== onyx ==
==> flow/design.v <==
module sort_top (
  input             clk,
  input      [31:0] a, b, c, d, e, f,
  output reg [31:0] m, n, o, p, q, r
);
  reg  [31:0] a_q, b_q, c_q, d_q, e_q, f_q;
  wire [31:0] m_w, n_w, o_w, p_w, q_w, r_w;
  always @(posedge clk) begin
    a_q <= a; b_q <= b; c_q <= c; d_q <= d; e_q <= e; f_q <= f;
    m <= m_w; n <= n_w; o <= o_w; p <= p_w; q <= q_w; r <= r_w;
  end
  sort u_sort (
    .a(a_q), .b(b_q), .c(c_q), .d(d_q), .e(e_q), .f(f_q),
    .m(m_w), .n(n_w), .o(o_w), .p(p_w), .q(q_w), .r(r_w)
  );
endmodule

module sort(
  input [31:0]a,b,c,d,e,f,
  output reg [31:0]m,n,o,p,q,r);
  reg [31:0]mem[5:0];
  reg [31:0]t;
  always@(*)
    begin
      mem[0]=a;
      mem[1]=b;
      mem[2]=c;
      mem[3]=d;
      mem[4]=e;
      mem[5]=f;
      for(int i=0;i<6;i++)
        begin
          for(int j=0;j<5;j++)
            begin
              if(mem[j]<mem[j+1])
                begin
                  t = mem[j];
                  mem[j]=mem[j+1];
                  mem[j+1]=t;
                end
            end
        end
      m=mem[0];
      n=mem[1];
      o=mem[2];
      p=mem[3];
      q=mem[4];
      r=mem[5];
    end
endmodule
Settings: LEC_CHECK=0, CAP_MARGIN=20, CORE_MARGIN=2, CORE_UTILIZATION=17, SLEW_MARGIN=20; clock period 54.2 ns.
run.sh (not shown) runs the stock make flow with config.mk's settings and CLKGATE_MAP_FILE=.
onyx: full flow OK, the timing, design-rule and antenna checks passed
Here is what was changed in the inputs of tundra compared with onyx.
Settings: an added SETUP_SLACK_MARGIN of -2.0; a change of CORE_UTILIZATION from 17 to 57; a change of the clock period (ns, I/O delays scaled along) from 54.2 to 38.3.
--- outcome ---
- Status: tundra FAILED at global routing (5_1_grt) (tool error)
- Summary of tundra over onyx: instance count after placement with tap cells included decreased 184; post-synthesis cell type count essentially unchanged.
- Looking at estimated wirelength of the detail-placed design across both flows, tundra is the weaker of the two, with onyx ahead.
- tundra against onyx: die width dropped about 45%, number of core rows -about 46%, total core area went down 70%.
### tundra -> juniper
Settings: changing CORE_UTILIZATION from 57 to 40; removing SETUP_SLACK_MARGIN (formerly -2.0); changing the clock period (ns, I/O delays scaled along) from 38.3 to 42.8.
Findings:
- Diff juniper..tundra | number of buffers on the longest clock path | unchanged
- Re cell area after placement: tundra was higher than juniper.
- juniper: PASS, flow complete, no timing, DRC or antenna violations
- Total die size: juniper higher than tundra
- Going from tundra to juniper, number of rows created at floorplan increased by 19% relative to the old numbers; post-cts sizing count fell by 225.
The inputs of xenon differ from those of juniper as listed below.
Settings: CORE_MARGIN changed from 2 to 6; CELL_PAD_IN_SITES_DETAIL_PLACEMENT newly set to 2; ABC_AREA newly set to 1; the clock period (ns, I/O delays scaled along) changed from 42.8 to 44.0.
Findings:
What ended xenon was a tool error in detailed placement (3_5_place_dp); the run never finished. xenon against juniper: weighted congestion reported at the end of routability-driven placement now sits lower, synthesized area now sits lower. Delta (xenon minus juniper): die footprint has decreased, vertical die dimension has decreased. NOTE total cell area reported by yosys after synthesis juniper->xenon decreased by a few percent.
#### Input delta (yarrow over xenon)
Settings: setting MIN_ROUTING_LAYER to met2 for the first time; setting PLACE_DENSITY_LB_ADDON to 0.18 for the first time; changing CORE_MARGIN from 6 to 2; setting MAX_ROUTING_LAYER to met4 for the first time; removing CELL_PAD_IN_SITES_DETAIL_PLACEMENT (formerly 2).
### Flow results
- [compare] base=xenon new=yarrow: row count up 0.79%; chip area estimate from yosys synthesis flat.
- Summary of the comparison: final weighted congestion in routability-driven placement is higher in yarrow, relative to xenon.
- Reported for yarrow and xenon, post-synthesis share of cell area spent on and-or and or-and gates turned out identical to the last digit.
- Of the runs yarrow and xenon, none of them finished clean.
- yarrow never completed, since it errored out during global routing (5_1_grt).
- xenon never completed; the flow aborted with a tool error in detailed placement (3_5_place_dp).
- Die size: yarrow vs xenon down about 4.4%
- As far as synthesized cell count goes, yarrow and xenon are indistinguishable; the numbers are identical.
[inputs] cedar vs yarrow
Settings: MAX_ROUTING_LAYER: met4 -> unset; PLACE_DENSITY_LB_ADDON: 0.18 -> unset; ABC_AREA: 1 -> unset; CORE_UTILIZATION: 40 -> 58; MIN_ROUTING_LAYER: met2 -> unset; the clock period (ns, I/O delays scaled along): 44.0 -> 18.7.
Notes after the runs:
The number of rows in the core area of cedar is lower than that of yarrow.
Going from yarrow to cedar, the chip area was found to have gone down by about 27%.
clock tree synthesis (4_1_cts): cedar exited with error
Sort yarrow and cedar by post-synthesis cell count from yosys, descending, and yarrow comes first.
In the reports for yarrow and cedar, the larger die height belongs to yarrow.
Compared with yarrow, cedar shows a proportion of synthesized area in mux cells that is 9.6 points higher.
Synthesized cell count (higher): yarrow
When cedar is measured against yarrow, its simple-gate area share of the yosys netlist turns out 8.8 points lower.


RTL: the design.v shown in full above, as it stands there.
clock: 24.0 ns
lec_check: 0
abc_area: 1
cap_margin: 20
core_margin: 2
core_utilization: 58
cts_cluster_diameter: 381
max_routing_layer: met4
setup_slack_margin: -1.91
slew_margin: 20
tns_end_percent: 5
The starting point ended with an error in global routing (5_1_grt).
Next try:
ABC_AREA = default   (was 1)
CORE_UTILIZATION = 57   (was 58)
CTS_CLUSTER_DIAMETER = default   (was 381)
MAX_ROUTING_LAYER = default   (was met4)
SETUP_SLACK_MARGIN = 5.0   (was -1.91)
TNS_END_PERCENT = default   (was 5)
clock period = 38.2 ns   (was 24.0 ns; I/O delays follow)
=> The changed run aborted during global routing (5_1_grt); die area is higher by 7.5%; area after synthesis climbs by 5.7%; synthesized cell count drops by 7.0%.
Next try:
ABC_AREA = 1   (was default)
CORE_UTILIZATION = 69   (was 57)
CTS_CLUSTER_DIAMETER = 231   (was default)
CTS_CLUSTER_SIZE = 100   (was default)
PLACE_DENSITY = 0.43   (was default)
SETUP_SLACK_MARGIN = default   (was 5.0)
clock period = 33.0 ns   (was 38.2 ns; I/O delays follow)
Outcome: The new run ended with an error in global routing (5_1_grt) with GRT-0232. Synthesized area shrinks by a few percent. Die size goes down by about a fifth. Synthesized cell count grows by a little under a tenth.
Next try:
CORE_UTILIZATION = 72   (was 69)
CTS_CLUSTER_DIAMETER = 394   (was 231)
CTS_CLUSTER_SIZE = 98   (was 100)
TNS_END_PERCENT = 15   (was default)
clock period = 19.7 ns   (was 33.0 ns; I/O delays follow)
The changed run failed in detailed placement (3_5_place_dp) with DPL-0038. Area after synthesis does not change. Die area fell by 4.1%. Synthesized cell count is unchanged.


RTL: the design.v shown in full above, as it stands there.
export LEC_CHECK = 0
export ABC_AREA = 0
export CAP_MARGIN = 20
export CELL_PAD_IN_SITES_DETAIL_PLACEMENT = 0
export CELL_PAD_IN_SITES_GLOBAL_PLACEMENT = 2
export CORE_MARGIN = 2
export CORE_UTILIZATION = 40
export CTS_CLUSTER_DIAMETER = 300
export CTS_CLUSTER_SIZE = 10
export MAX_ROUTING_LAYER = met5
export MIN_ROUTING_LAYER = met2
export PLACE_DENSITY_LB_ADDON = 0.18
export SLEW_MARGIN = 20
export TNS_END_PERCENT = 70
create_clock -name core_clock -period 44.0 [get_ports {clk}]
The first run never finished: it broke off in 5_1_grt.
Edit:
==> flow/config.mk (replaced) <==
export PLATFORM = sky130hd
export DESIGN_NAME = sort_top
export DESIGN_NICKNAME = sort_top
export VERILOG_FILES = /design/flow/design.v
export SDC_FILE = /design/flow/constraint.sdc
export NUM_CORES = 4
export LEC_CHECK = 0
export CAP_MARGIN = 20
export CORE_MARGIN = 2
export CORE_UTILIZATION = 40
export SLEW_MARGIN = 20
The changed run completed without violations.
Synthesized area stays the same.
Die area stays the same.
Synthesized cell count stays the same.
Edit:
--- a/flow/config.mk
+++ b/flow/config.mk
@@ -7,0 +8 @@
+export ABC_AREA = 1
@@ -8,0 +10 @@
+export CELL_PAD_IN_SITES_DETAIL_PLACEMENT = 2
@@ -10,0 +13,4 @@
+export CTS_CLUSTER_DIAMETER = 300
+export MAX_ROUTING_LAYER = met4
+export MIN_ROUTING_LAYER = met2
+export PLACE_DENSITY_LB_ADDON = 0.18
After rerunning: The changed run ended with an error in 3_5_place_dp. Die size fell by 5.4%. Area after synthesis went down by 5.4%. Synthesized cell count grows by 7.5%.


// sort_top: RTL as listed in full above, without the edits since
clock: 39.4 ns
lec_check: 0
cap_margin: 20
core_margin: 2
core_utilization: 57
hold_slack_margin: -0.1
max_routing_layer: met4
setup_slack_margin: -0.25
slew_margin: 20
tns_end_percent: 100
The starting point died in global routing with GRT-0116.
Edit:
- HOLD_SLACK_MARGIN: -0.1 -> unset
- MAX_ROUTING_LAYER: met4 -> unset
- SETUP_SLACK_MARGIN: -0.25 -> 5.0
- SLEW_MARGIN: 20 -> 0
- TNS_END_PERCENT: 100 -> 5
- clock period: 39.4 -> 49.0 ns (I/O delays scaled with it)
After rerunning: The new run died in global routing; synthesized cell count does not change; synthesized area is unchanged; die area stays the same.
Edit:
- CORE_UTILIZATION: 57 -> 58
- CTS_CLUSTER_DIAMETER: unset -> 39
- CTS_CLUSTER_SIZE: unset -> 100
- SETUP_SLACK_MARGIN: 5.0 -> unset
- SLEW_MARGIN: 0 -> 20
- clock period: 49.0 -> 44.0 ns (I/O delays scaled with it)
After rerunning: The changed run stopped in global routing. Die area shrinks by 1.7%. Synthesized area is unchanged. Synthesized cell count stays the same.
Edit:
- ABC_AREA: unset -> 0
- CELL_PAD_IN_SITES_DETAIL_PLACEMENT: unset -> 2
- CORE_ASPECT_RATIO: unset -> 0.91
- CORE_MARGIN: 2 -> 6
- CORE_UTILIZATION: 58 -> 40
- CTS_CLUSTER_DIAMETER: 39 -> 156
- CTS_CLUSTER_SIZE: 100 -> unset
- GPL_TIMING_DRIVEN: unset -> 0
- MIN_ROUTING_LAYER: unset -> met2
- PLACE_DENSITY_LB_ADDON: unset -> 0.03
- TNS_END_PERCENT: 5 -> unset
=> The new run did not get past clock tree synthesis, error DPL-0033; synthesized cell count does not change; die area went up by 51%; synthesized area stays the same.
